==> flow/config.mk <==
export PLATFORM = sky130hd
export DESIGN_NAME = catTrap
export DESIGN_NICKNAME = catTrap
export VERILOG_FILES = /design/flow/design.v
export SDC_FILE = /design/flow/constraint.sdc
export NUM_CORES = 4
export LEC_CHECK = 0
export ABC_AREA = 1
export CAP_MARGIN = 20
export CELL_PAD_IN_SITES_DETAIL_PLACEMENT = 1
export CELL_PAD_IN_SITES_GLOBAL_PLACEMENT = 3
export CORE_ASPECT_RATIO = 0.53
export CORE_MARGIN = 8
export CORE_UTILIZATION = 61
export CTS_CLUSTER_DIAMETER = 296
export CTS_CLUSTER_SIZE = 64
export GPL_TIMING_DRIVEN = 0
export HOLD_SLACK_MARGIN = 0.08
export PLACE_DENSITY = 0.45
export SLEW_MARGIN = 15
export TNS_END_PERCENT = 95
==> flow/constraint.sdc <==
create_clock -name core_clock -period 13.9 [get_ports {Clk}]
set_input_delay 2.7800 -clock core_clock [delete_from_list [all_inputs] [get_ports {Clk}]]
set_output_delay 2.7800 -clock core_clock [all_outputs]
set_load 0.01 [all_outputs]
==> flow/design.v <==
`timescale 1ns / 1ps
module catTrap(Clk, Reset, Down_b, hCount, vCount, rgb, bright, Block_col, Block_row);
	input	Clk, Reset, Down_b;
	input [7:0] Block_col, Block_row;
	reg btn_flag;
	integer i, j;
	reg [6:0] state;
	input [9:0] hCount, vCount;
	reg [83:0] board_map;    
	output reg [11:0] rgb;
	input bright;
	reg [1:0] cat_flag;
	reg [2:0] block_col;
  reg [2:0] block_row;
	reg [2:0] cat_col;
	reg [2:0] cat_row;
	localparam
		START =    7'b1000000,
		PLAY =   7'b0100000,
		GAMEOVER =   7'b0010000,
		GAMEWIN =  7'b0001000,
	WHITE = 12'b1111_1111_1111;
	parameter GRAY = 12'b1010_1010_1010;
	parameter BLACK = 12'b0000_0000_0000;
	parameter RED = 12'b1111_0000_0000;
	parameter ORANGE = 12'b1111_1000_0000;
	parameter GREEN = 12'b0000_1111_0000;
	wire [11:0] color [0:3];
	wire inbound;
	wire box00, box01, box02, box03, box04, box05, box06;
	wire box10, box11, box12, box13, box14, box15, box16;
	wire box20, box21, box22, box23, box24, box25, box26;
	wire box30, box31, box32, box33, box34, box35, box36;
	wire box40, box41, box42, box43, box44, box45, box46;
	wire box50, box51, box52, box53, box54, box55, box56;
	assign color[0] = WHITE;
	assign color[1] = GRAY;
	assign color[2] = ORANGE;
	assign color[3] = BLACK;
	always@ (*)
	begin
    	if(~bright )	 
			rgb = BLACK;
		else if (inbound)
		begin
			if(box00)
				rgb = color[board_map[70 +: 2]];
			else if (box01)
				rgb = color[board_map[72 +: 2]];
			else if (box02)
				rgb = color[board_map[74 +: 2]];
			else if (box03)
				rgb = color[board_map[76 +: 2]];
			else if (box04)
				rgb = color[board_map[78 +: 2]];
			else if (box05)
				rgb = color[board_map[80 +: 2]];
			else if (box06)
				rgb = color[board_map[82 +: 2]];
			else if (box10)
				rgb = color[board_map[56 +: 2]];
			else if (box11)
				rgb = color[board_map[58 +: 2]];
			else if (box12)
				rgb = color[board_map[60 +: 2]];
			else if (box13)
				rgb = color[board_map[62 +: 2]];
			else if (box14)
				rgb = color[board_map[64 +: 2]];
			else if (box15)
				rgb = color[board_map[66 +: 2]];
			else if (box16)
				rgb = color[board_map[68 +: 2]];
			else if (box20)
				rgb = color[board_map[42 +: 2]];
			else if (box21)
				rgb = color[board_map[44 +: 2]];
			else if (box22)
				rgb = color[board_map[46 +: 2]];
			else if (box23)
				rgb = color[board_map[48 +: 2]];
			else if (box24)
				rgb = color[board_map[50 +: 2]];
			else if (box25)
				rgb = color[board_map[52 +: 2]];
			else if (box26)
				rgb = color[board_map[54 +: 2]];
			else if (box30)
				rgb = color[board_map[28 +: 2]];
			else if (box31)
				rgb = color[board_map[30 +: 2]];
			else if (box32)
				rgb = color[board_map[32 +: 2]];
			else if (box33)
				rgb = color[board_map[34 +: 2]];
			else if (box34)
				rgb = color[board_map[36 +: 2]];
			else if (box35)
				rgb = color[board_map[38 +: 2]];
			else if (box36)
				rgb = color[board_map[40 +: 2]];
			else if (box40)
				rgb = color[board_map[14 +: 2]];
			else if (box41)
				rgb = color[board_map[16 +: 2]];
			else if (box42)
				rgb = color[board_map[18 +: 2]];
			else if (box43)
				rgb = color[board_map[20 +: 2]];
			else if (box44)
				rgb = color[board_map[22 +: 2]];
			else if (box45)
				rgb = color[board_map[24 +: 2]];
			else if (box46)
				rgb = color[board_map[26 +: 2]];
			else if (box50)
				rgb = color[board_map[0 +: 2]];
			else if (box51)
				rgb = color[board_map[2 +: 2]];
			else if (box52)
				rgb = color[board_map[4 +: 2]];
			else if (box53)
				rgb = color[board_map[6 +: 2]];
			else if (box54)
				rgb = color[board_map[8 +: 2]];
			else if (box55)
				rgb = color[board_map[10 +: 2]];
			else if (box56)
				rgb = color[board_map[12 +: 2]];
			else
				rgb = 12'b0000_0111_1111;
		end
		else
		begin
			if (state == GAMEOVER)
				rgb = RED;
			else if (state == GAMEWIN)
				rgb = GREEN;
			else if (state == START)
			     rgb = ORANGE;
			else
				rgb = 12'b1010_1111_1111;
	     end
	end
	assign inbound = ((hCount >= 190)&&(hCount <= 550)&&(vCount >= 140)&&(vCount <= 450));
	assign box00 = ((hCount >= 200)&&(hCount <= 250)&&(vCount >= 150)&&(vCount <= 200));
	assign box01 = ((hCount >= 250)&&(hCount <= 300)&&(vCount >= 150)&&(vCount <= 200));
	assign box02 = ((hCount >= 300)&&(hCount <= 350)&&(vCount >= 150)&&(vCount <= 200));
	assign box03 = ((hCount >= 350)&&(hCount <= 400)&&(vCount >= 150)&&(vCount <= 200));
	assign box04 = ((hCount >= 400)&&(hCount <= 450)&&(vCount >= 150)&&(vCount <= 200));
	assign box05 = ((hCount >= 450)&&(hCount <= 500)&&(vCount >= 150)&&(vCount <= 200));
	assign box06 = ((hCount >= 500)&&(hCount <= 550)&&(vCount >= 150)&&(vCount <= 200));
	assign box10 = ((hCount >= 200)&&(hCount <= 250)&&(vCount >= 200)&&(vCount <= 250));
	assign box11 = ((hCount >= 250)&&(hCount <= 300)&&(vCount >= 200)&&(vCount <= 250));
	assign box12 = ((hCount >= 300)&&(hCount <= 350)&&(vCount >= 200)&&(vCount <= 250));
	assign box13 = ((hCount >= 350)&&(hCount <= 400)&&(vCount >= 200)&&(vCount <= 250));
	assign box14 = ((hCount >= 400)&&(hCount <= 450)&&(vCount >= 200)&&(vCount <= 250));
	assign box15 = ((hCount >= 450)&&(hCount <= 500)&&(vCount >= 200)&&(vCount <= 250));
	assign box16 = ((hCount >= 500)&&(hCount <= 550)&&(vCount >= 200)&&(vCount <= 250));
	assign box20 = ((hCount >= 200)&&(hCount <= 250)&&(vCount >= 250)&&(vCount <= 300));
	assign box21 = ((hCount >= 250)&&(hCount <= 300)&&(vCount >= 250)&&(vCount <= 300));
	assign box22 = ((hCount >= 300)&&(hCount <= 350)&&(vCount >= 250)&&(vCount <= 300));
	assign box23 = ((hCount >= 350)&&(hCount <= 400)&&(vCount >= 250)&&(vCount <= 300));
	assign box24 = ((hCount >= 400)&&(hCount <= 450)&&(vCount >= 250)&&(vCount <= 300));
	assign box25 = ((hCount >= 450)&&(hCount <= 500)&&(vCount >= 250)&&(vCount <= 300));
	assign box26 = ((hCount >= 500)&&(hCount <= 550)&&(vCount >= 250)&&(vCount <= 300));
	assign box30 = ((hCount >= 200)&&(hCount <= 250)&&(vCount >= 300)&&(vCount <= 350));
	assign box31 = ((hCount >= 250)&&(hCount <= 300)&&(vCount >= 300)&&(vCount <= 350));
	assign box32 = ((hCount >= 300)&&(hCount <= 350)&&(vCount >= 300)&&(vCount <= 350));
	assign box33 = ((hCount >= 350)&&(hCount <= 400)&&(vCount >= 300)&&(vCount <= 350));
	assign box34 = ((hCount >= 400)&&(hCount <= 450)&&(vCount >= 300)&&(vCount <= 350));
	assign box35 = ((hCount >= 450)&&(hCount <= 500)&&(vCount >= 300)&&(vCount <= 350));
	assign box36 = ((hCount >= 500)&&(hCount <= 550)&&(vCount >= 300)&&(vCount <= 350));
	assign box40 = ((hCount >= 200)&&(hCount <= 250)&&(vCount >= 350)&&(vCount <= 400));
	assign box41 = ((hCount >= 250)&&(hCount <= 300)&&(vCount >= 350)&&(vCount <= 400));
	assign box42 = ((hCount >= 300)&&(hCount <= 350)&&(vCount >= 350)&&(vCount <= 400));
	assign box43 = ((hCount >= 350)&&(hCount <= 400)&&(vCount >= 350)&&(vCount <= 400));
	assign box44 = ((hCount >= 400)&&(hCount <= 450)&&(vCount >= 350)&&(vCount <= 400));
	assign box45 = ((hCount >= 450)&&(hCount <= 500)&&(vCount >= 350)&&(vCount <= 400));
	assign box46 = ((hCount >= 500)&&(hCount <= 550)&&(vCount >= 350)&&(vCount <= 400));
	assign box50 = ((hCount >= 200)&&(hCount <= 250)&&(vCount >= 400)&&(vCount <= 450));
	assign box51 = ((hCount >= 250)&&(hCount <= 300)&&(vCount >= 400)&&(vCount <= 450));
	assign box52 = ((hCount >= 300)&&(hCount <= 350)&&(vCount >= 400)&&(vCount <= 450));
	assign box53 = ((hCount >= 350)&&(hCount <= 400)&&(vCount >= 400)&&(vCount <= 450));
	assign box54 = ((hCount >= 400)&&(hCount <= 450)&&(vCount >= 400)&&(vCount <= 450));
	assign box55 = ((hCount >= 450)&&(hCount <= 500)&&(vCount >= 400)&&(vCount <= 450));
	assign box56 = ((hCount >= 500)&&(hCount <= 550)&&(vCount >= 400)&&(vCount <= 450));
	reg [83:0] next_map;
	reg [6:0] next_state;
	reg [2:0] next_cat_col;
	reg [2:0] next_cat_row;
	always @ (*)
	begin
		next_state = state;
		next_cat_col = cat_col;
		next_cat_row = cat_row;
		block_row = 3'b000;
		block_col = 3'b000;
		cat_flag = 1;
		for (i = 0; i < 6; i = i + 1)
			for (j = 0; j < 7; j = j + 1)
				next_map[2*((i)*7+(j)) +: 2] = board_map[2*((i)*7+(j)) +: 2];
			case(state)
				START:
				begin
						if (Down_b)
							begin
								 next_state = PLAY;
							end
				end
				PLAY:
				begin
	        if (Down_b)
	            begin
	            case(Block_row)
	               8'b00000000: block_row = 3'b000;
	               8'b00000001: block_row = 3'b001;
	               8'b00000010: block_row = 3'b010;
	               8'b00000100: block_row = 3'b011;
	               8'b00001000: block_row = 3'b100;
	               8'b00010000: block_row = 3'b101;
	               8'b00100000: block_row = 3'b110;
	               8'b01000000: block_row = 3'b111;
	               default: block_row = 3'b000;
	              endcase
	              case(Block_col)
	               8'b00000000: block_col = 3'b000;
	               8'b00000001: block_col = 3'b001;
	               8'b00000010: block_col = 3'b010;
	               8'b00000100: block_col = 3'b011;
	               8'b00001000: block_col = 3'b100;
	               8'b00010000: block_col = 3'b101;
	               8'b00100000: block_col = 3'b110;
	               8'b01000000: block_col = 3'b111;
	               default: block_col = 3'b000;
	              endcase
                    if ((block_row <= 3'd5)&&(block_col <= 3'd6))
                      next_map[2*((block_row)*7+(block_col)) +: 2] = 3;
                    cat_flag = 1;
                    if ((next_map[2*((next_cat_row+1)*7+(next_cat_col)) +: 2] != 3)&&(cat_flag==1))
                      begin
                        next_map[2*((next_cat_row+1)*7+(next_cat_col)) +: 2] = 2;
                        next_map[2*((next_cat_row)*7+(next_cat_col)) +: 2] = 0;
                        next_cat_row = next_cat_row + 1;
                        cat_flag = 0;
                      end
                    else if ((next_map[2*((next_cat_row)*7+(next_cat_col+1)) +: 2] != 3)&&(cat_flag==1))
                      begin
                        next_map[2*((next_cat_row)*7+(next_cat_col+1)) +: 2] = 2;
                        next_map[2*((next_cat_row)*7+(next_cat_col)) +: 2] = 0;
                        next_cat_col = next_cat_col + 1;
                        cat_flag = 0;
                      end
                    else if ((next_map[2*((next_cat_row-1)*7+(next_cat_col)) +: 2] != 3)&&(cat_flag==1))
                      begin
                        next_map[2*((next_cat_row-1)*7+(next_cat_col)) +: 2] = 2;
                        next_map[2*((next_cat_row)*7+(next_cat_col)) +: 2] = 0;
                        next_cat_row = next_cat_row - 1;
                        cat_flag = 0;
                      end
                    else if ((next_map[2*((next_cat_row)*7+(next_cat_col-1)) +: 2] != 3)&&(cat_flag==1))
                      begin
                        next_map[2*((next_cat_row)*7+(next_cat_col-1)) +: 2] = 2;
                        next_map[2*((next_cat_row)*7+(next_cat_col)) +: 2] = 0;
                        next_cat_col = next_cat_col - 1;
                        cat_flag = 0;
                      end
                    else
                      next_state = GAMEWIN;
	            end
								 if ((next_cat_row > 4)||(next_cat_col > 5)||(next_cat_col < 1)||(next_cat_row < 1))
									 next_state = GAMEOVER;
	           end
				GAMEOVER:
				begin
	      end
				GAMEWIN:
				begin
	      end
				default: ;
		  endcase
	end
	always @ (posedge Clk, posedge Reset)
	begin
		if(Reset)
		begin
			state <= START;
			cat_col <= 3'd3;
			cat_row <= 3'd3;
			for (i = 0; i < 6; i = i + 1)
				for (j = 0; j < 7; j = j + 1)
					board_map[2*((i)*7+(j)) +: 2] <= ((i + j) % 2 == 1) ? 2'd1 : 2'd0;
			board_map[48 +: 2] <= 2;  
		end
		else
		begin
			state <= next_state;
			cat_col <= next_cat_col;
			cat_row <= next_cat_row;
			for (i = 0; i < 6; i = i + 1)
				for (j = 0; j < 7; j = j + 1)
					board_map[2*((i)*7+(j)) +: 2] <= next_map[2*((i)*7+(j)) +: 2];
	   end 
    end
endmodule
==> flow/run.sh <==
#!/bin/bash
# the make line also repeats each setting of config.mk as NAME=value (left out here)
make -C /OpenROAD-flow-scripts/flow DESIGN_CONFIG=/design/flow/config.mk WORK_HOME=/design/flow/orfs CLKGATE_MAP_FILE= finish
==> results of run 1 <==
==> deck_impl_summary.md, run 1 <==
Physical Implementation Snapshot

Yosys
  • Share of flip-flops with an asynchronous set or reset: 1.00
  • AND-OR/OR-AND share of the synthesized area: 0.254
  • Post-synth top area cell: nand2_1
  • Dominant register cell: dfrtp_1
  • Adder share: 0.0700
  • Cell count after synthesis: 3252
  • Net Count, Synth: 3379
  • XORs/XNORs by Area: 0.0146
  • Yosys simple share: 0.390
  • Ys cells: 3252
  • Synth Seq Share: 0.137
  • Area fraction in mux cells: 0
  • Area reported by Yosys stat: 0.0174 mm²
  • Mapped Avg Cell Area: 5.34 µm²
  • Top-area cell share: 0.194
  • Top comb family, area: simple AND/OR/NAND/NOR gates
  • Yosys reg bits: 94
  • Commonest cells in the netlist: 900 x nand2_1, 493 x inv_1, 437 x nor2_1
  • Syn. warnings: 1
  • Cell Type Count: 63
  • Top area cell types: nand2_1 19%, o21ai_0 12%, inv_1 11%
  • Count leader, synth: nand2_1
  • Post-synthesis instance area: 0.0174 mm²
  • Flip-flops with a built-in enable: 0

Status
  • Status: did not finish
  • Run Error: [ERROR GPL-0301] Utilization 163.856 % exceeds 100%.
  • Fail Step: global placement without I/O (3_1_place_gp_skip_io)

Die
  • Die H: 139 µm
  • Initial Util: 0.614
  • Die width: 248 µm
  • Row count: 45
  • Core area: 0.0283 mm²
  • Area of the chip: 0.0344 mm²
==> run 2: changes to the inputs <==
Settings changed: CAP_MARGIN 20 to 40, CELL_PAD_IN_SITES_DETAIL_PLACEMENT 1 to 0, CELL_PAD_IN_SITES_GLOBAL_PLACEMENT 3 to unset, CORE_ASPECT_RATIO 0.53 to 0.7, CORE_MARGIN 8 to 2, CORE_UTILIZATION 61 to 21, CTS_CLUSTER_DIAMETER 296 to 379, CTS_CLUSTER_SIZE 64 to 15, GPL_ROUTABILITY_DRIVEN set to 0, HOLD_SLACK_MARGIN 0.08 to unset, MIN_ROUTING_LAYER set to met2, PLACE_DENSITY 0.45 to unset, PLACE_DENSITY_LB_ADDON set to 0.04, SETUP_SLACK_MARGIN set to -0.11, SLEW_MARGIN 15 to 10, TNS_END_PERCENT 95 to 55.
Clock period 13.9 ns to 6.2 ns, I/O delays scaled along.
==> run 2 against run 1 <==
The run fails in global routing (5_1_grt); synthesized cell count is the same; synthesized area is the same; die area grew 150%.
==> deck_impl_summary.md, run 2 <==
Physical Implementation Snapshot

Status
  • Status: did not finish
  • Fail Step: global routing (5_1_grt)
  • Run Error: [ERROR GRT-0116] Global routing finished with congestion. Check the congestion regions in the DRC Viewer.

Placed design
  • Post-DP HPWL: 100000 µm
  • Count of input and output buffers: 50
  • Placed insts: 4424

Die
  • Die width: 348 µm (+40%)
  • # IOs: 52
  • Die H: 245 µm (+76%)
  • Initial Util: 0.212 (-0.402)
  • Row count: 88 (+96%)
  • Area of the chip: 0.0851 mm² (+150%)
  • Core area: 0.0821 mm² (+190%)

Yosys
  • Cell count after synthesis: 3252 (unchanged)
  • Yosys simple share: 0.390 (unchanged)
  • Area fraction in mux cells: 0 (unchanged)
  • AND-OR/OR-AND share of the synthesized area: 0.254 (unchanged)
  • Net Count, Synth: 3379 (unchanged)
  • XORs/XNORs by Area: 0.0146 (unchanged)
  • Post-synth top area cell: nand2_1
  • Syn. warnings: 1 (unchanged)
  • Synth Seq Share: 0.137 (unchanged)
  • Commonest cells in the netlist: 900 x nand2_1, 493 x inv_1, 437 x nor2_1
  • Area reported by Yosys stat: 0.0174 mm² (unchanged)
  • Top comb family, area: simple AND/OR/NAND/NOR gates
  • Adder share: 0.0700 (unchanged)
  • Top-area cell share: 0.194 (unchanged)
  • Share of flip-flops with an asynchronous set or reset: 1.00 (unchanged)
  • Yosys reg bits: 94 (unchanged)
  • Flip-flops with a built-in enable: 0 (unchanged)
  • Mapped Avg Cell Area: 5.34 µm² (unchanged)
  • Post-synthesis instance area: 0.0174 mm² (unchanged)
  • Ys cells: 3252 (unchanged)
  • Cell Type Count: 63 (unchanged)
  • Top area cell types: nand2_1 19%, o21ai_0 12%, inv_1 11%
  • Count leader, synth: nand2_1
  • Dominant register cell: dfrtp_1

Clocking
  • Root buffer cell: clkbuf_16
  • Clk sink count: 94
  • Max clock buf depth: 2
  • Clock buffer count from CTS: 9
  • H-tree depth: 3

Global routing
  • GRT Residual Overflow: 76
  • Total GRT Usage: 0.534
[run 2: per-layer routing]
metal / overflow / track usage
met2: 1 / 0.547
met4: 4 / 0.296
met1: - / -
met3: 59 / 0.672
met5: 12 / 0.452
[run 2: metrics by stage]
stage	setup WS (ns)	instance area, µm²	hold slack [ns]	util
after detailed placement	-4.16	20300	0.502	0.247
after floorplan	-0.935	17900	0.455	-
after global placement	-4.69	19700	0.493	0.240
after CTS	-2.65	21900	0.520	0.267
[run 2: repair_timing]
item	4_1_cts
endpoints found under the setup margin	105
hold buffers	0
resized	355
cloned	0
endpoints found under the hold margin	0
pin swaps	101
setup buffers	86
==> run 3: changes to the inputs <==
Settings changed: ABC_AREA 1 to unset, CORE_ASPECT_RATIO 0.7 to unset, CORE_UTILIZATION 21 to 40, CTS_CLUSTER_DIAMETER 379 to 366, CTS_CLUSTER_SIZE 15 to 93, GPL_ROUTABILITY_DRIVEN 0 to unset, GPL_TIMING_DRIVEN 0 to unset, HOLD_SLACK_MARGIN set to 0.07, MIN_ROUTING_LAYER met2 to met1, SETUP_SLACK_MARGIN -0.11 to 1.95, SLEW_MARGIN 10 to 20, TNS_END_PERCENT 55 to 40.
Clock period 6.2 ns to 6.8 ns, I/O delays scaled along.
==> run 3 against run 2 <==
The layout now fails its checks (negative setup slack); synthesized area fell by 4.4%; die area fell by 49%; synthesized cell count decreased by 22%.
==> deck_impl_summary.md, run 3 <==
Physical Implementation Snapshot

Status
  • Status: failed layout checks
  • Failing Checks: negative setup slack

Final timing
  • Slew @ Worst Pin: 0.929 ns
  • Final slew viol count: 0
  • Rel. slew slack: 0.379
  • Worst setup margin: -0.448 ns
  • Final period utilization: 1.07
  • Setup violators final: 90
  • Fmax: 138 MHz
  • Final worst path period need: 7.25 ns
  • Clk_skew: 0.0160 ns
  • RSZ-0062 raised after global routing: yes
  • Endpoints failing hold: 0

Global routing
  • First-pass GRT wire length: 156000 µm
  • Largest net degree at the start of global routing: 67
  • Total GRT Usage: 0.479
  • Initial antenna violation count: 3
  • Vias in the first global route: 23100
  • GRT Residual Overflow: 0

Yosys
  • Syn. warnings: 1 (unchanged)
  • Count leader, synth: nand2_1
  • Yosys simple share: 0.287 (-0.103)
  • Synth Seq Share: 0.144 (+0.00636)
  • Area reported by Yosys stat: 0.0166 mm² (-4.4%)
  • Net Count, Synth: 2651 (-22%)
  • Cell count after synthesis: 2524 (-22%)
  • AND-OR/OR-AND share of the synthesized area: 0.392 (+0.138)
  • Share of flip-flops with an asynchronous set or reset: 1.00 (unchanged)
  • Ys cells: 2524 (-22%)
  • Yosys reg bits: 94 (unchanged)
  • XORs/XNORs by Area: 0.0310 (+0.0163)
  • Adder share: 0.0732 (+0.00324)
  • Mapped Avg Cell Area: 6.58 µm² (+23%)
  • Area fraction in mux cells: 0.0115 (+0.0115)
  • Commonest cells in the netlist: 340 x nand2_1, 309 x a21oi_1, 254 x nor2_1
  • Top comb family, area: AND-OR/OR-AND gates
  • Top-area cell share: 0.101 (-0.0934)
  • Flip-flops with a built-in enable: 0 (unchanged)
  • Post-synthesis instance area: 0.0166 mm² (-4.4%)
  • Dominant register cell: dfrtp_1
  • Cell Type Count: 108 (+71%)
  • Top area cell types: dfrtp_1 10%, a21oi_1 9.3%, nand2_1 7.7%
  • Post-synth top area cell: dfrtp_1

Worst setup path
  • CP most frequent cell: buf_6
  • Critical path endpoint category: flop
  • Crit path depth: 27
  • Slowest Stage Delay on Critical Path: 0.58 ns
  • Worst path buffer plus inverter count: 8
  • Worst r2r src: cat_row[1]
  • FF-to-FF End: board_map[37]
  • Worst Setup EP: board_map[68]
  • Critical path's top delay family: simple AND/OR/NAND/NOR gates
  • R2R cell count: 21
  • Slowest CP cell: fa_2
  • Worst reg2reg setup slack: 0.11 ns
  • Worst Setup Path Type: input port to flop
  • Required @ worst endpoint: 7.06 ns
  • Startpoint types: input port
  • CP startpoint: Block_row[6]
  • CP arrival: 7.51 ns
  • Worst-path fanout max: 5

Power
  • Peak VDD IR: 0.112 mV
  • Seq pwr: 563 µW
  • Top pwr grp: combinational logic
  • Combinational share of power: 0.584
  • LEAKAGE: 0.00954 µW
  • Flop pwr share: 0.197
  • Switching part of the total: 0.442
  • Combinational cell power: 1660 µW
  • Power per cell area: 116 mW/mm²
  • Clock group: 623 µW
  • P_sw: 1260 µW
  • Clock share of power: 0.219
  • Tot Pwr: 2850 µW
  • Internal Power: 1590 µW

Die
  • Core area: 0.0409 mm² (-50%)
  • Area of the chip: 0.0432 mm² (-49%)
  • Die width: 208 µm (-40%)
  • Row count: 74 (-16%)
  • Die H: 208 µm (-15%)
  • # IOs: 52 (unchanged)
  • Initial Util: 0.406 (+0.194)

Route
  • Via count: 24700
  • Final ANT Viol Nets: 0
  • # diodes: 0
  • Initial detailed-routing violation count: 3648
  • Via-to-Cell Ratio: 7.11
  • Total routed wirelength: 108000 µm
  • Average wire per standard cell: 31.2 µm
  • DRC: 0
  • DR pass1 iterations: 8

Clocking
  • Root buffer cell: clkbuf_16
  • Clk slew on worst S/H paths: 0.08 ns
  • Clock buffer count from CTS: 9 (unchanged)
  • H-tree depth: 3 (unchanged)
  • Max clock buf depth: 2 (unchanged)
  • Clk sink count: 94 (unchanged)
  • CTS tree: done
  • Clk latency of the worst-skew pair: 0.40 ns

Layout
  • Layout fillers: 3793
  • Area growth from synthesis to layout: 47.6%
  • Final instance area: 0.0245 mm²
  • Final std cells w/o fill: 3470
  • Final nets: 3060
  • Reg area: 0.00239 mm²
  • Comb area: 0.0154 mm²

Placed design
  • Gpl congestion: 1.13
  • Count of input and output buffers: 51 (+2.0%)
  • Placed insts: 3336 (-25%)
  • Post-DP Area: 0.0207 mm² (+1.9%)
  • Post-DP HPWL: 81100 µm (-19%)

Hold path
  • HP Start: board_map[49]
  • Hold endpoint: board_map[49]
  • Worst Hold Class: flop to flop
  • Hold path depth: 2

Job
  • Max-cap violations: 0
  • Stage-log warning count: 50
## run 3: per-layer routing
metal | GRT usage | wire length (µm) | share of wire
met3 | 0.166 | 14500 | 0.13
met2 | 0.699 | 43900 | 0.41
met4 | 0.353 | 10800 | 0.10
met5 | 0 | 25 | 0.00023
met1 | 0.583 | 39000 | 0.36
## run 3: layout make-up
type / count / share of cell area
Clock buffer: 10 / 0.00934
Sequential cell: 94 / 0.0974
Tap cell: 532 / 0.0272
Clock inverter: 6 / 0.00398
Multi-Input combinational cell: 2183 / 0.630
Inverter: 59 / 0.00914
Timing Repair Buffer: 586 / 0.223
## run 3: what timing repair did
action / in CTS / in global routing
gates cloned: 8 / 4
pin swaps: 187 / 145
setup buffers: 74 / 25
setup endpoints to repair: 105 / 105
resized: 367 / 230
hold buffers: 0 / 0
## run 3: metrics by stage
step / setup TNS, ns / hold slack (ns) / util / setup WS [ns]
2_1_floorplan: -8.58 / 0.467 / - / -0.242
3_5_place_dp: -105.68 / 0.533 / 0.505 / -1.51
6_report: -23.29 / 0.555 / 0.599 / -0.448
5_1_grt: -42.53 / 0.561 / 0.599 / -0.616
3_3_place_gp: -100.35 / 0.518 / 0.505 / -1.53
4_1_cts: -14.53 / 0.541 / 0.566 / -0.302
==> run 4: changes to the inputs <==
Settings changed: CAP_MARGIN 40 to 20, CELL_PAD_IN_SITES_DETAIL_PLACEMENT 0 to unset, CORE_UTILIZATION 40 to 56, CTS_CLUSTER_DIAMETER 366 to unset, CTS_CLUSTER_SIZE 93 to unset, HOLD_SLACK_MARGIN 0.07 to unset, MIN_ROUTING_LAYER met1 to unset, PLACE_DENSITY_LB_ADDON 0.04 to unset, SETUP_SLACK_MARGIN 1.95 to 1.49, TNS_END_PERCENT 40 to unset.
Clock period 6.8 ns to 5.44 ns, I/O delays scaled along.
==> run 4 against run 3 <==
The flow now stops in global routing (5_1_grt); die area is 28% lower; synthesized cell count stayed put; synthesized area is the same.
==> deck_impl_summary.md, run 4 <==
Physical Implementation Snapshot

Clocking
  • Clock buffer count from CTS: 9 (unchanged)
  • Max clock buf depth: 2 (unchanged)
  • Hold_buf cts: 0 (unchanged)
  • Root buffer cell: clkbuf_16
  • Clk sink count: 94 (unchanged)
  • H-tree depth: 3 (unchanged)

Placed design
  • Gpl congestion: 1.35 (+19%)
  • Post-Place Setup Slack: -2.67 ns (-1.15 ns)
  • Post-DP HPWL: 71300 µm (-12%)
  • Count of input and output buffers: 51 (unchanged)

Yosys
  • Dominant register cell: dfrtp_1
  • Share of flip-flops with an asynchronous set or reset: 1.00 (unchanged)
  • Ys cells: 2524 (unchanged)
  • Post-synth top area cell: dfrtp_1
  • Count leader, synth: nand2_1
  • Net Count, Synth: 2651 (unchanged)
  • Adder share: 0.0732 (unchanged)
  • Cell count after synthesis: 2524 (unchanged)
  • Syn. warnings: 1 (unchanged)
  • Yosys simple share: 0.287 (unchanged)
  • Flip-flops with a built-in enable: 0 (unchanged)
  • AND-OR/OR-AND share of the synthesized area: 0.392 (unchanged)
  • Post-synthesis instance area: 0.0166 mm² (unchanged)
  • Top-area cell share: 0.101 (unchanged)
  • Commonest cells in the netlist: 340 x nand2_1, 309 x a21oi_1, 254 x nor2_1
  • Yosys reg bits: 94 (unchanged)
  • Area fraction in mux cells: 0.0115 (unchanged)
  • XORs/XNORs by Area: 0.0310 (unchanged)
  • Synth Seq Share: 0.144 (unchanged)
  • Area reported by Yosys stat: 0.0166 mm² (unchanged)
  • Top area cell types: dfrtp_1 10%, a21oi_1 9.3%, nand2_1 7.7%
  • Cell Type Count: 108 (unchanged)
  • Mapped Avg Cell Area: 6.58 µm² (unchanged)
  • Top comb family, area: AND-OR/OR-AND gates

Die
  • Core area: 0.0294 mm² (-28%)
  • Row count: 63 (-15%)
  • Area of the chip: 0.0311 mm² (-28%)
  • Die width: 176 µm (-15%)
  • Initial Util: 0.565 (+0.159)
  • # IOs: 52 (unchanged)
  • Die H: 176 µm (-15%)

Status
  • Run Error: [ERROR GRT-0116] Global routing finished with congestion. Check the congestion regions in the DRC Viewer.
  • Status: did not finish
  • Fail Step: global routing (5_1_grt)

Global routing
  • Total GRT Usage: 0.709
  • GRT Residual Overflow: 69
[run 4: layer usage]
metal / GRT overflow / GRT usage
met1: 0 / 0.728
met2: 37 / 0.901
met3: 0 / 0.524
met4: 32 / 0.650
met5: 0 / 0.248
[run 4: timing repair]
action | 4_1_cts
pin swaps | 235
gates resized | 517
setup buffers | 119
cloned | 7
endpoints found under the setup margin | 105
[run 4: through the flow]
| step | instance area (µm²) | power [µW] | cells |
|---|---|---|---|
| 2_1_floorplan | 17400 | 1510 | 2524 |
| 3_3_place_gp | 22100 | 2180 | 3363 |
| 3_5_place_dp | 22100 | 2210 | 3363 |
| 4_1_cts | 25000 | 3200 | 3505 |
==> run 5: changes to the inputs <==
Settings changed: CORE_UTILIZATION 56 to 52, CTS_CLUSTER_DIAMETER set to 371, CTS_CLUSTER_SIZE set to 98, SETUP_SLACK_MARGIN 1.49 to unset.
Clock period 5.44 ns to 5.35 ns, I/O delays scaled along.
==> run 5 against run 4 <==
The run again fails in global routing (5_1_grt); die area increased by 7.5%; synthesized cell count unchanged; synthesized area is the same.
==> deck_impl_summary.md, run 5 <==
Physical Implementation Snapshot

Yosys
  • Dominant register cell: dfrtp_1
  • Mapped Avg Cell Area: 6.58 µm² (unchanged)
  • Cell count after synthesis: 2524 (unchanged)
  • Ys cells: 2524 (unchanged)
  • Top-area cell share: 0.101 (unchanged)
  • Yosys reg bits: 94 (unchanged)
  • Cell Type Count: 108 (unchanged)
  • Post-synth top area cell: dfrtp_1
  • Commonest cells in the netlist: 340 x nand2_1, 309 x a21oi_1, 254 x nor2_1
  • Area fraction in mux cells: 0.0115 (unchanged)
  • Top comb family, area: AND-OR/OR-AND gates
  • Adder share: 0.0732 (unchanged)
  • Share of flip-flops with an asynchronous set or reset: 1.00 (unchanged)
  • Flip-flops with a built-in enable: 0 (unchanged)
  • Top area cell types: dfrtp_1 10%, a21oi_1 9.3%, nand2_1 7.7%
  • Yosys simple share: 0.287 (unchanged)
  • Post-synthesis instance area: 0.0166 mm² (unchanged)
  • AND-OR/OR-AND share of the synthesized area: 0.392 (unchanged)
  • Net Count, Synth: 2651 (unchanged)
  • Syn. warnings: 1 (unchanged)
  • Count leader, synth: nand2_1
  • Area reported by Yosys stat: 0.0166 mm² (unchanged)
  • XORs/XNORs by Area: 0.0310 (unchanged)
  • Synth Seq Share: 0.144 (unchanged)

Placed design
  • Post-DP HPWL: 76800 µm (+7.7%)
  • Gpl congestion: 1.28 (-5.1%)
  • Post-Place Setup Slack: -2.46 ns (+0.206 ns)
  • Count of input and output buffers: 51 (unchanged)

Clocking
  • Root buffer cell: clkbuf_16
  • Clock buffer count from CTS: 9 (unchanged)
  • H-tree depth: 3 (unchanged)
  • Hold_buf cts: 0 (unchanged)
  • Clk sink count: 94 (unchanged)
  • Max clock buf depth: 2 (unchanged)

Die
  • Row count: 65 (+3.2%)
  • Die width: 183 µm (+3.7%)
  • Core area: 0.0315 mm² (+7.0%)
  • Area of the chip: 0.0334 mm² (+7.5%)
  • Die H: 183 µm (+3.7%)
  • # IOs: 52 (unchanged)
  • Initial Util: 0.528 (-0.0372)

Status
  • Fail Step: global routing (5_1_grt)
  • Status: did not finish
  • Run Error: [ERROR GRT-0232] Routing congestion too high. Check the congestion heatmap in the GUI.

Global routing
  • GRT Residual Overflow: 87
  • Total GRT Usage: 0.712
run 5: repair_timing:
item | in CTS
pin swaps | 127
setup endpoints to repair | 105
gates cloned | 11
buffers inserted | 53
gates resized | 285
run 5: through the flow:
| stage | instances | power (µW) | hold WS [ns] | area [µm²] |
|---|---|---|---|---|
| after global placement | 3396 | 2230 | 0.509 | 22100 |
| after CTS | 3471 | 3170 | 0.530 | 24100 |
| after floorplan | 2524 | 1510 | 0.467 | 17100 |
| after detailed placement | 3396 | 2240 | 0.521 | 22100 |
run 5: layer usage:
metal  overflow  GRT usage
met3          3      0.514
met2         50      0.912
met1          2      0.734
met4         32      0.662
met5          0      0.188
==> run 6: changes to the inputs <==
Settings changed: ABC_AREA set to 1, CORE_UTILIZATION 52 to 72, CTS_CLUSTER_DIAMETER 371 to unset, CTS_CLUSTER_SIZE 98 to unset, PLACE_DENSITY set to 0.38, TNS_END_PERCENT set to 100.
Clock period 5.35 ns to 4.92 ns, I/O delays scaled along.
==> run 6 against run 5 <==
The flow stops in detailed placement (3_5_place_dp); synthesized area grew 4.6%; die area down 24%; synthesized cell count grew 29%.
==> deck_impl_summary.md, run 6 <==
Physical Implementation Snapshot

Status
  • Run Error: [ERROR DPL-0033] detailed placement checks failed during check placement.
  • Status: did not finish
  • Fail Step: detailed placement (3_5_place_dp)

Placed design
  • Gpl congestion: 1.34 (+4.8%)
  • Count of input and output buffers: 51 (unchanged)

Die
  • # IOs: 52 (unchanged)
  • Die width: 159 µm (-13%)
  • Die H: 159 µm (-13%)
  • Row count: 56 (-14%)
  • Area of the chip: 0.0254 mm² (-24%)
  • Initial Util: 0.736 (+0.208)
  • Core area: 0.0236 mm² (-25%)

Yosys
  • Mapped Avg Cell Area: 5.34 µm² (-19%)
  • Dominant register cell: dfrtp_1
  • Top-area cell share: 0.194 (+0.0934)
  • AND-OR/OR-AND share of the synthesized area: 0.254 (-0.138)
  • Share of flip-flops with an asynchronous set or reset: 1.00 (unchanged)
  • Top area cell types: nand2_1 19%, o21ai_0 12%, inv_1 11%
  • Synth Seq Share: 0.137 (-0.00636)
  • Yosys reg bits: 94 (unchanged)
  • Syn. warnings: 1 (unchanged)
  • Area reported by Yosys stat: 0.0174 mm² (+4.6%)
  • Net Count, Synth: 3379 (+27%)
  • Post-synth top area cell: nand2_1
  • Post-synthesis instance area: 0.0174 mm² (+4.6%)
  • Cell count after synthesis: 3252 (+29%)
  • XORs/XNORs by Area: 0.0146 (-0.0163)
  • Area fraction in mux cells: 0 (-0.0115)
  • Commonest cells in the netlist: 900 x nand2_1, 493 x inv_1, 437 x nor2_1
  • Flip-flops with a built-in enable: 0 (unchanged)
  • Adder share: 0.0700 (-0.00324)
  • Cell Type Count: 63 (-42%)
  • Yosys simple share: 0.390 (+0.103)
  • Ys cells: 3252 (+29%)
  • Count leader, synth: nand2_1
  • Top comb family, area: simple AND/OR/NAND/NOR gates
run 6: metrics by stage:
step	instance area, µm²	worst slack, ns
2_1_floorplan	18100	-1.70
3_3_place_gp	22900	-3.45
==> run 7: changes to the inputs <==
Settings changed: CORE_ASPECT_RATIO set to 1.42, CTS_CLUSTER_DIAMETER set to 262, CTS_CLUSTER_SIZE set to 98, PLACE_DENSITY 0.38 to 0.39, SETUP_SLACK_MARGIN set to 0.7, TNS_END_PERCENT 100 to 10.
Clock period 4.92 ns to 5.57 ns, I/O delays scaled along.
==> run 7 against run 6 <==
The flow stops in global routing (5_1_grt); synthesized area stayed put; die area hardly changed; synthesized cell count stayed put.
==> deck_impl_summary.md, run 7 <==
Physical Implementation Snapshot

Clocking
  • Clock buffer count from CTS: 9
  • Max clock buf depth: 2
  • Root buffer cell: clkbuf_16
  • Clk sink count: 94
  • H-tree depth: 3

Yosys
  • Share of flip-flops with an asynchronous set or reset: 1.00 (unchanged)
  • Top-area cell share: 0.194 (unchanged)
  • Flip-flops with a built-in enable: 0 (unchanged)
  • Post-synthesis instance area: 0.0174 mm² (unchanged)
  • XORs/XNORs by Area: 0.0146 (unchanged)
  • Commonest cells in the netlist: 900 x nand2_1, 493 x inv_1, 437 x nor2_1
  • Post-synth top area cell: nand2_1
  • Ys cells: 3252 (unchanged)
  • Cell count after synthesis: 3252 (unchanged)
  • Synth Seq Share: 0.137 (unchanged)
  • AND-OR/OR-AND share of the synthesized area: 0.254 (unchanged)
  • Net Count, Synth: 3379 (unchanged)
  • Count leader, synth: nand2_1
  • Dominant register cell: dfrtp_1
  • Mapped Avg Cell Area: 5.34 µm² (unchanged)
  • Area fraction in mux cells: 0 (unchanged)
  • Yosys simple share: 0.390 (unchanged)
  • Yosys reg bits: 94 (unchanged)
  • Top comb family, area: simple AND/OR/NAND/NOR gates
  • Cell Type Count: 63 (unchanged)
  • Syn. warnings: 1 (unchanged)
  • Top area cell types: nand2_1 19%, o21ai_0 12%, inv_1 11%
  • Adder share: 0.0700 (unchanged)
  • Area reported by Yosys stat: 0.0174 mm² (unchanged)

Placed design
  • Post-Place Setup Slack: -3.33 ns
  • Gpl congestion: 1.34 (+0.16%)
  • Count of input and output buffers: 51 (unchanged)
  • Post-DP HPWL: 71600 µm
  • Post-DP Area: 0.0221 mm²

Die
  • Core area: 0.0236 mm² (+0.12%)
  • Row count: 67 (+20%)
  • Initial Util: 0.735 (-0.000857)
  • Die width: 134 µm (-16%)
  • Die H: 189 µm (+19%)
  • Area of the chip: 0.0254 mm² (about the same)
  • # IOs: 52 (unchanged)

Global routing
  • GRT Residual Overflow: 3044
  • Total GRT Usage: 1.04

Status
  • Fail Step: global routing (5_1_grt)
  • Run Error: [ERROR GRT-0116] Global routing finished with congestion. Check the congestion regions in the DRC Viewer.
  • Status: did not finish
run 7: per-layer routing:
| metal | global-route usage | GRT overflow |
|---|---|---|
| met5 | 0.425 | 0 |
| met2 | 1.46 | 2396 |
| met1 | 0.875 | 62 |
| met3 | 0.737 | 60 |
| met4 | 1.17 | 526 |
run 7: timing repair:
action / in CTS
gates resized: 269
hold buffers: 0
setup endpoints to repair: 105
pin swaps: 48
buffers inserted: 25
run 7: per-stage QoR:
stage               instances  total power (µW)
CTS                      4064             55900
detailed placement       4023             52400
global placement         4023             49500
floorplan                3252             30000
==> run 8: changes to the inputs <==
Settings changed: ABC_AREA 1 to unset, CELL_PAD_IN_SITES_DETAIL_PLACEMENT set to 2, CELL_PAD_IN_SITES_GLOBAL_PLACEMENT set to 1, CORE_ASPECT_RATIO 1.42 to unset, CORE_UTILIZATION 72 to 20, CTS_CLUSTER_DIAMETER 262 to unset, CTS_CLUSTER_SIZE 98 to 79, HOLD_SLACK_MARGIN set to -0.09, PLACE_DENSITY 0.39 to unset, PLACE_DENSITY_LB_ADDON set to 0.11, SETUP_SLACK_MARGIN 0.7 to unset, SLEW_MARGIN 20 to 0, TNS_END_PERCENT 10 to unset.
Clock period 5.57 ns to 12.4 ns, I/O delays scaled along.
==> run 8 against run 7 <==
Now clean on timing, DRC and antenna; die area increased to 3.4 times the previous value; synthesized cell count is 22% lower; synthesized area shrank 4.4%.
==> deck_impl_summary.md, run 8 <==
Physical Implementation Snapshot

Worst setup path
  • Required @ worst endpoint: 12.77 ns
  • FF-to-FF End: state[2]
  • Worst path buffer plus inverter count: 5
  • Worst-path cell chain: clkdlybuf4s50_1, nor4b_1, a211oi_2, nor4_1, buf_4, inv_1, fa_1, fa_1, fa_1, nand2_1, nor3_1, buf_4, nand4_1, o21ai_0, a21oi_1, a2111oi_0, o211ai_1, nand3_2, buf_4, nand2_1, nor3_1, nor3_1, xor2_1, o31a_1
  • R2R cell count: 20
  • Startpoint types: input port
  • Worst reg2reg setup slack: 4.46 ns
  • CP arrival: 11.14 ns
  • Critical path endpoint category: flop
  • Worst Setup EP: state[2]
  • Worst r2r src: cat_row[0]
  • Slowest CP cell: fa_1
  • Slowest Stage Delay on Critical Path: 0.80 ns
  • Worst-path fanout max: 51
  • CP startpoint: Block_row[2]
  • Critical path's top delay family: simple AND/OR/NAND/NOR gates
  • Worst Setup Path Type: input port to flop
  • Crit path depth: 24

Global routing
  • Total GRT Usage: 0.283
  • GRT Residual Overflow: 0
  • Initial antenna violation count: 3
  • Largest net degree at the start of global routing: 62
  • First-pass GRT wire length: 175000 µm
  • Vias in the first global route: 22600

Yosys
  • Post-synth top area cell: dfrtp_1
  • Syn. warnings: 1 (unchanged)
  • Cell count after synthesis: 2524 (-22%)
  • Mapped Avg Cell Area: 6.58 µm² (+23%)
  • AND-OR/OR-AND share of the synthesized area: 0.392 (+0.138)
  • Top area cell types: dfrtp_1 10%, a21oi_1 9.3%, nand2_1 7.7%
  • Share of flip-flops with an asynchronous set or reset: 1.00 (unchanged)
  • Top-area cell share: 0.101 (-0.0934)
  • Area reported by Yosys stat: 0.0166 mm² (-4.4%)
  • Dominant register cell: dfrtp_1
  • Commonest cells in the netlist: 340 x nand2_1, 309 x a21oi_1, 254 x nor2_1
  • Adder share: 0.0732 (+0.00324)
  • Cell Type Count: 108 (+71%)
  • Yosys simple share: 0.287 (-0.103)
  • Top comb family, area: AND-OR/OR-AND gates
  • Synth Seq Share: 0.144 (+0.00636)
  • Yosys reg bits: 94 (unchanged)
  • Flip-flops with a built-in enable: 0 (unchanged)
  • Net Count, Synth: 2651 (-22%)
  • Ys cells: 2524 (-22%)
  • Area fraction in mux cells: 0.0115 (+0.0115)
  • XORs/XNORs by Area: 0.0310 (+0.0163)
  • Post-synthesis instance area: 0.0166 mm² (-4.4%)
  • Count leader, synth: nand2_1

Layout
  • Layout fillers: 9751
  • Final nets: 2620
  • Fin util: 0.229
  • Area growth from synthesis to layout: 13.4%

Route
  • Initial detailed-routing violation count: 1959
  • DRC: 0
  • Via count: 21900
  • DRT met1 WL: 53100 µm
  • Via-to-Cell Ratio: 6.14
  • Routed length on met3: 7750 µm
  • DR pass1 iterations: 6
  • Top routing layer in use: met5
  • Average wire per standard cell: 34.5 µm
  • Final ANT Viol Nets: 0
  • Total routed wirelength: 123000 µm
  • # diodes: 0
  • WL met2: 56000 µm

Clocking
  • Clk latency of the worst-skew pair: 0.43 ns
  • Clock buffer count from CTS: 9 (unchanged)
  • Max clock buf depth: 2 (unchanged)
  • Setup repair bufs after CTS: 0 (-100%)
  • Clk slew on worst S/H paths: 0.10 ns
  • CTS tree: done
  • Clk sink count: 94 (unchanged)
  • H-tree depth: 3 (unchanged)
  • Root buffer cell: clkbuf_16
  • Hold_buf cts: 0 (unchanged)
  • CTS resizes: 0 (-100%)

Die
  • Area of the chip: 0.0854 mm² (+240%)
  • Die H: 292 µm (+54%)
  • Initial Util: 0.202 (-0.533)
  • Core area: 0.0821 mm² (+250%)
  • Die width: 292 µm (+120%)
  • Row count: 105 (+57%)
  • # IOs: 52 (unchanged)

Status
  • Status: finished clean

Power
  • Seq pwr: 308 µW
  • Combinational share of power: 0.474
  • Clock share of power: 0.273
  • Internal Power: 604 µW
  • Clock group: 333 µW
  • LEAKAGE: 0.00659 µW
  • Flop pwr share: 0.253
  • Tot Pwr: 1220 µW
  • P_sw: 616 µW
  • Switching part of the total: 0.505
  • Power per cell area: 64.7 mW/mm²
  • Top pwr grp: combinational logic
  • Peak VDD IR: 0.0544 mV
  • Combinational cell power: 578 µW

Final timing
  • Final period utilization: 0.868
  • Worst setup margin: 1.63 ns
  • Clk_skew: 0.0221 ns
  • Fmax: 92.9 MHz
  • Setup violators final: 0
  • Final hold slack: 0.564 ns
  • Endpoints failing hold: 0
  • Setup TNS: 0 ns
  • RSZ-0062 raised after global routing: no
  • Slew @ Worst Pin: 1.09 ns
  • Rel. slew slack: 0.264
  • Final worst path period need: 10.77 ns
  • Final slew viol count: 0

Hold path
  • Worst Hold Class: flop to flop
  • HP Start: board_map[82]
  • Hold endpoint: board_map[82]
  • Hold path depth: 2

Job
  • Max-cap violations: 0
  • Stage-log warning count: 47

Placed design
  • Post-DP HPWL: 96300 µm (+35%)
  • Post-Place Setup Slack: 0.816 ns (+4.15 ns)
  • Gpl congestion: 0.954 (-29%)
  • Count of input and output buffers: 51 (unchanged)
## run 8: area by class of cell
type	count	area [µm²]	area share
well taps	1070	1340	0.0711
repair buffers	146	1250	0.0665
flip-flops and latches	94	2390	0.127
multi-input cells	2183	13300	0.707
inverters	59	224	0.0119
clock buffers	9	225	0.0120
clock inverters	7	86.3	0.00458
## run 8: per-stage QoR
| stage | std cells | cell area (µm²) |
|---|---|---|
| 6_report | 3568 | 18800 |
| 3_3_place_gp | 3547 | 18500 |
| 4_1_cts | 3565 | 18800 |
| 2_1_floorplan | 2524 | 16600 |
| 5_1_grt | 3568 | 18800 |
| 3_5_place_dp | 3549 | 18500 |
## run 8: routing by layer
metal	vias to the layer above	global-route usage
li1	9443	-
met1	11400	0.367
met2	863	0.462
met3	230	0.0435
met4	4	0.129
met5	-	0
==> run 9: changes to the inputs <==
Settings changed: ABC_AREA set to 1, CAP_MARGIN 20 to 40, CELL_PAD_IN_SITES_DETAIL_PLACEMENT 2 to 0, CELL_PAD_IN_SITES_GLOBAL_PLACEMENT 1 to unset, CORE_UTILIZATION 20 to 64, CTS_CLUSTER_DIAMETER set to 67, CTS_CLUSTER_SIZE 79 to 86, HOLD_SLACK_MARGIN -0.09 to 0.07, MIN_ROUTING_LAYER set to met1, PLACE_DENSITY_LB_ADDON 0.11 to unset, SLEW_MARGIN 0 to 20.
Clock period 12.4 ns to 5.05 ns, I/O delays scaled along.
==> run 9 against run 8 <==
The flow now stops in clock tree synthesis (4_1_cts); synthesized cell count is 29% higher; die area is 67% lower; synthesized area is 4.6% higher.
==> deck_impl_summary.md, run 9 <==
Physical Implementation Snapshot

Placed design
  • Post-DP Area: 0.0231 mm² (+25%)
  • Post-DP HPWL: 66700 µm (-31%)
  • Gpl congestion: 1.30 (+36%)
  • Count of input and output buffers: 51 (unchanged)

Yosys
  • Area reported by Yosys stat: 0.0174 mm² (+4.6%)
  • Count leader, synth: nand2_1
  • Cell Type Count: 63 (-42%)
  • Area fraction in mux cells: 0 (-0.0115)
  • Post-synthesis instance area: 0.0174 mm² (+4.6%)
  • Dominant register cell: dfrtp_1
  • Ys cells: 3252 (+29%)
  • Net Count, Synth: 3379 (+27%)
  • Top comb family, area: simple AND/OR/NAND/NOR gates
  • Flip-flops with a built-in enable: 0 (unchanged)
  • Yosys reg bits: 94 (unchanged)
  • Post-synth top area cell: nand2_1
  • Syn. warnings: 1 (unchanged)
  • Adder share: 0.0700 (-0.00324)
  • Synth Seq Share: 0.137 (-0.00636)
  • Top-area cell share: 0.194 (+0.0934)
  • Mapped Avg Cell Area: 5.34 µm² (-19%)
  • Top area cell types: nand2_1 19%, o21ai_0 12%, inv_1 11%
  • Cell count after synthesis: 3252 (+29%)
  • XORs/XNORs by Area: 0.0146 (-0.0163)
  • Share of flip-flops with an asynchronous set or reset: 1.00 (unchanged)
  • Yosys simple share: 0.390 (+0.103)
  • AND-OR/OR-AND share of the synthesized area: 0.254 (-0.138)
  • Commonest cells in the netlist: 900 x nand2_1, 493 x inv_1, 437 x nor2_1

Status
  • Status: did not finish
  • Fail Step: clock tree synthesis (4_1_cts)
  • Run Error: [ERROR DPL-0033] detailed placement checks failed during check placement.

Die
  • Die width: 169 µm (-42%)
  • Die H: 169 µm (-42%)
  • Initial Util: 0.648 (+0.446)
  • Core area: 0.0268 mm² (-67%)
  • Area of the chip: 0.0285 mm² (-67%)
  • Row count: 60 (-43%)
  • # IOs: 52 (unchanged)
-- run 9: metrics by stage --
stage,instances,setup WS [ns]
detailed placement,4154,-3.55
global placement,4153,-3.38
floorplan,3252,-1.62
==> run 10: changes to the inputs <==
Settings changed: CAP_MARGIN 40 to 20, CELL_PAD_IN_SITES_DETAIL_PLACEMENT 0 to unset, CORE_UTILIZATION 64 to 72, CTS_CLUSTER_DIAMETER 67 to 333, CTS_CLUSTER_SIZE 86 to 99, HOLD_SLACK_MARGIN 0.07 to unset, MIN_ROUTING_LAYER met1 to unset, TNS_END_PERCENT set to 5.
Clock period 5.05 ns to 4.13 ns, I/O delays scaled along.
==> run 10 against run 9 <==
The run fails in detailed placement (3_5_place_dp); synthesized area is the same; die area shrank 11%; synthesized cell count is the same.
==> deck_impl_summary.md, run 10 <==
Physical Implementation Snapshot

Die
  • Die width: 159 µm (-5.6%)
  • Row count: 56 (-6.7%)
  • Core area: 0.0236 mm² (-12%)
  • Area of the chip: 0.0254 mm² (-11%)
  • Initial Util: 0.736 (+0.0875)
  • # IOs: 52 (unchanged)
  • Die H: 159 µm (-5.6%)

Yosys
  • XORs/XNORs by Area: 0.0146 (unchanged)
  • Area reported by Yosys stat: 0.0174 mm² (unchanged)
  • Synth Seq Share: 0.137 (unchanged)
  • Area fraction in mux cells: 0 (unchanged)
  • Syn. warnings: 1 (unchanged)
  • Share of flip-flops with an asynchronous set or reset: 1.00 (unchanged)
  • Dominant register cell: dfrtp_1
  • Flip-flops with a built-in enable: 0 (unchanged)
  • Top area cell types: nand2_1 19%, o21ai_0 12%, inv_1 11%
  • Post-synthesis instance area: 0.0174 mm² (unchanged)
  • Yosys simple share: 0.390 (unchanged)
  • Post-synth top area cell: nand2_1
  • Top comb family, area: simple AND/OR/NAND/NOR gates
  • Top-area cell share: 0.194 (unchanged)
  • Cell count after synthesis: 3252 (unchanged)
  • AND-OR/OR-AND share of the synthesized area: 0.254 (unchanged)
  • Yosys reg bits: 94 (unchanged)
  • Mapped Avg Cell Area: 5.34 µm² (unchanged)
  • Cell Type Count: 63 (unchanged)
  • Count leader, synth: nand2_1
  • Commonest cells in the netlist: 900 x nand2_1, 493 x inv_1, 437 x nor2_1
  • Net Count, Synth: 3379 (unchanged)
  • Ys cells: 3252 (unchanged)
  • Adder share: 0.0700 (unchanged)

Status
  • Status: did not finish
  • Run Error: [ERROR DPL-0033] detailed placement checks failed during check placement.
  • Fail Step: detailed placement (3_5_place_dp)

Placed design
  • Count of input and output buffers: 51 (unchanged)
  • Gpl congestion: 1.33 (+2.4%)
[run 10: through the flow]
| stage | hold WS [ns] | area, µm² | setup WS (ns) |
|---|---|---|---|
| global placement | 0.483 | 23500 | -3.71 |
| floorplan | 0.455 | 17500 | -2.27 |
==> run 11: changes to the inputs <==
Settings changed: CORE_UTILIZATION 72 to 58, CTS_CLUSTER_DIAMETER 333 to unset, CTS_CLUSTER_SIZE 99 to unset, TNS_END_PERCENT 5 to unset.
Clock period 4.13 ns to 6.52 ns, I/O delays scaled along.
==> run 11 against run 10 <==
The run fails in global routing (5_1_grt); synthesized area did not move; die area up 24%; synthesized cell count stayed put.
==> deck_impl_summary.md, run 11 <==
Physical Implementation Snapshot

Yosys
  • Adder share: 0.0700 (unchanged)
  • Top area cell types: nand2_1 19%, o21ai_0 12%, inv_1 11%
  • XORs/XNORs by Area: 0.0146 (unchanged)
  • Post-synthesis instance area: 0.0174 mm² (unchanged)
  • Area fraction in mux cells: 0 (unchanged)
  • Flip-flops with a built-in enable: 0 (unchanged)
  • Synth Seq Share: 0.137 (unchanged)
  • Top comb family, area: simple AND/OR/NAND/NOR gates
  • Share of flip-flops with an asynchronous set or reset: 1.00 (unchanged)
  • Cell count after synthesis: 3252 (unchanged)
  • Count leader, synth: nand2_1
  • Syn. warnings: 1 (unchanged)
  • AND-OR/OR-AND share of the synthesized area: 0.254 (unchanged)
  • Top-area cell share: 0.194 (unchanged)
  • Mapped Avg Cell Area: 5.34 µm² (unchanged)
  • Area reported by Yosys stat: 0.0174 mm² (unchanged)
  • Net Count, Synth: 3379 (unchanged)
  • Ys cells: 3252 (unchanged)
  • Yosys simple share: 0.390 (unchanged)
  • Post-synth top area cell: nand2_1
  • Commonest cells in the netlist: 900 x nand2_1, 493 x inv_1, 437 x nor2_1
  • Cell Type Count: 63 (unchanged)
  • Dominant register cell: dfrtp_1
  • Yosys reg bits: 94 (unchanged)

Clocking
  • Root buffer cell: clkbuf_16
  • Max clock buf depth: 2
  • Clock buffer count from CTS: 9
  • Clk sink count: 94
  • H-tree depth: 3
  • Hold_buf cts: 0

Placed design
  • Post-Place Setup Slack: -2.73 ns
  • Count of input and output buffers: 51 (unchanged)
  • Gpl congestion: 1.20 (-10%)
  • Post-DP HPWL: 65600 µm

Die
  • # IOs: 52 (unchanged)
  • Initial Util: 0.588 (-0.148)
  • Area of the chip: 0.0314 mm² (+24%)
  • Row count: 63 (+13%)
  • Die H: 177 µm (+11%)
  • Die width: 177 µm (+11%)
  • Core area: 0.0296 mm² (+25%)

Status
  • Run Error: [ERROR GRT-0232] Routing congestion too high. Check the congestion heatmap in the GUI.
  • Status: did not finish
  • Fail Step: global routing (5_1_grt)

Global routing
  • Total GRT Usage: 0.868
  • GRT Residual Overflow: 497
-- run 11: metal layers --
layer  overflow  global-route usage
met5          4               0.494
met4        180               0.913
met3         28               0.754
met2        265                1.00
met1         20               0.842
-- run 11: repair_timing --
item,CTS
pin swaps,171
gates resized,550
cloned,4
endpoints found under the setup margin,105
setup buffers,154
-- run 11: per-stage QoR --
step / util / area [µm²] / std cells
after CTS: 0.817 / 24100 / 4182
after detailed placement: 0.733 / 21700 / 4010
after global placement: 0.733 / 21700 / 4010
after floorplan: - / 17900 / 3252
==> run 12: changes to the inputs <==
Settings changed: ABC_AREA 1 to unset, CORE_UTILIZATION 58 to 30, SETUP_SLACK_MARGIN set to 1.21.
Clock period 6.52 ns to 9.63 ns, I/O delays scaled along.
==> run 12 against run 11 <==
The run now finishes clean; synthesized cell count fell by 22%; synthesized area fell by 4.4%; die area rose by 83%.
==> deck_impl_summary.md, run 12 <==
Physical Implementation Snapshot

Status
  • Status: finished clean

Placed design
  • Post-DP HPWL: 73600 µm (+12%)
  • Count of input and output buffers: 51 (unchanged)
  • Post-DP Area: 0.0182 mm² (-16%)
  • Gpl congestion: 1.06 (-11%)

Yosys
  • Share of flip-flops with an asynchronous set or reset: 1.00 (unchanged)
  • AND-OR/OR-AND share of the synthesized area: 0.392 (+0.138)
  • Cell Type Count: 108 (+71%)
  • Top comb family, area: AND-OR/OR-AND gates
  • Top-area cell share: 0.101 (-0.0934)
  • Dominant register cell: dfrtp_1
  • Adder share: 0.0732 (+0.00324)
  • Synth Seq Share: 0.144 (+0.00636)
  • Count leader, synth: nand2_1
  • Syn. warnings: 1 (unchanged)
  • Commonest cells in the netlist: 340 x nand2_1, 309 x a21oi_1, 254 x nor2_1
  • Cell count after synthesis: 2524 (-22%)
  • Top area cell types: dfrtp_1 10%, a21oi_1 9.3%, nand2_1 7.7%
  • Net Count, Synth: 2651 (-22%)
  • Ys cells: 2524 (-22%)
  • Yosys simple share: 0.287 (-0.103)
  • XORs/XNORs by Area: 0.0310 (+0.0163)
  • Post-synth top area cell: dfrtp_1
  • Yosys reg bits: 94 (unchanged)
  • Mapped Avg Cell Area: 6.58 µm² (+23%)
  • Area reported by Yosys stat: 0.0166 mm² (-4.4%)
  • Area fraction in mux cells: 0.0115 (+0.0115)
  • Post-synthesis instance area: 0.0166 mm² (-4.4%)
  • Flip-flops with a built-in enable: 0 (unchanged)

Layout
  • Final nets: 2665
  • Area growth from synthesis to layout: 16.7%
  • Layout fillers: 5993
  • Final instance area: 0.0194 mm²

Final timing
  • Final worst path period need: 8.30 ns
  • Setup violators final: 0
  • Setup TNS: 0 ns
  • Rel. slew slack: 0.209
  • Slew @ Worst Pin: 1.18 ns
  • Clk_skew: 0.0234 ns
  • Final period utilization: 0.862
  • Fmax: 120 MHz
  • RSZ-0062 raised after global routing: yes
  • Endpoints failing hold: 0
  • Final slew viol count: 0

Worst setup path
  • Crit path depth: 16
  • Worst r2r src: cat_row[0]
  • Worst Setup EP: rgb[8]
  • FF-to-FF End: board_map[37]
  • Worst path buffer plus inverter count: 2
  • Worst Setup Path Type: input port to output port
  • R2R cell count: 22
  • CP startpoint: hCount[3]
  • Startpoint types: input port
  • CP arrival: 6.38 ns
  • Critical path's top delay family: AND-OR/OR-AND gates
  • Critical path endpoint category: output port
  • Worst-path cell chain: clkdlybuf4s50_1, nand3_1, or3_4, a21oi_4, or2_4, nor3_1, o21ai_0, o221ai_1, nand2_1, o2111ai_1, a31o_2, a222oi_1, nor4_2, o21ai_0, a31oi_1, clkdlybuf4s50_1
  • Slowest CP cell: clkdlybuf4s50_1
  • Worst-path fanout max: 10
  • Worst reg2reg setup slack: 2.42 ns
  • Required @ worst endpoint: 7.70 ns
  • Slowest Stage Delay on Critical Path: 0.64 ns

Route
  • Final ANT Viol Nets: 0
  • Via count: 22300
  • DR pass1 iterations: 9
  • Average wire per standard cell: 30.5 µm
  • Initial detailed-routing violation count: 3731
  • DRC: 0
  • Total routed wirelength: 99000 µm
  • Via-to-Cell Ratio: 6.87

Global routing
  • Largest net degree at the start of global routing: 73
  • Vias in the first global route: 20400
  • First-pass GRT wire length: 141000 µm
  • Initial antenna violation count: 2
  • Total GRT Usage: 0.332
  • GRT Residual Overflow: 0

Power
  • Combinational share of power: 0.495
  • P_sw: 756 µW
  • Power per cell area: 81.5 mW/mm²
  • Switching part of the total: 0.479
  • Peak VDD IR: 0.0715 mV
  • Top pwr grp: combinational logic
  • Combinational cell power: 781 µW
  • Flop pwr share: 0.252
  • Clock share of power: 0.253
  • Clock group: 400 µW
  • LEAKAGE: 0.00701 µW
  • Seq pwr: 397 µW
  • Internal Power: 822 µW

Clocking
  • Hold_buf cts: 0 (unchanged)
  • Clk sink count: 94 (unchanged)
  • Clock buffer count from CTS: 9 (unchanged)
  • Clk latency of the worst-skew pair: 0.41 ns
  • Clk slew on worst S/H paths: 0.08 ns
  • Root buffer cell: clkbuf_16
  • H-tree depth: 3 (unchanged)
  • CTS tree: done
  • Max clock buf depth: 2 (unchanged)

Job
  • Max-cap violations: 0
  • Stage-log warning count: 48

Die
  • # IOs: 52 (unchanged)
  • Row count: 86 (+37%)
  • Core area: 0.0549 mm² (+86%)
  • Die H: 239 µm (+35%)
  • Area of the chip: 0.0573 mm² (+83%)
  • Die width: 239 µm (+35%)
  • Initial Util: 0.303 (-0.285)

Hold path
  • Hold endpoint: state[0]
  • Hold path depth: 1
  • HP Start: state[0]
  • Worst Hold Class: flop to flop
## run 12: final cells by class
type | count | area, µm² | share of cell area
Clock inverter | 6 | 50.0 | 0.00258
Inverter | 59 | 224 | 0.0116
Tap cell | 704 | 881 | 0.0455
Sequential cell | 94 | 2390 | 0.123
Timing Repair Buffer | 191 | 1720 | 0.0887
Multi-Input combinational cell | 2183 | 13900 | 0.716
Antenna cell | 2 | 5.00 | 0.000258
Clock buffer | 10 | 239 | 0.0123
## run 12: repair_timing
item / CTS / global route
gates cloned: 0 / 3
buffers inserted: 18 / 16
endpoints found under the setup margin: 100 / 101
pin swaps: 6 / 20
resized: 33 / 92
## run 12: layer usage
layer	global-route usage	wire length, µm
met4	0.234	8610
met2	0.471	39600
met1	0.423	37900
met5	0	11
met3	0.106	12900
## run 12: stage by stage
step	utilization	setup slack [ns]	hold WS [ns]	cells	total power [µW]
2_1_floorplan	-	1.35	0.470	2524	813
3_3_place_gp	0.331	0.176	0.507	3193	1070
3_5_place_dp	0.331	0.158	0.512	3194	1060
4_1_cts	0.342	1.21	0.527	3228	1470
5_1_grt	0.353	1.17	0.548	3247	1600
6_report	0.353	1.33	0.521	3249	1580
Power is estimated from default activity; no workload was simulated.
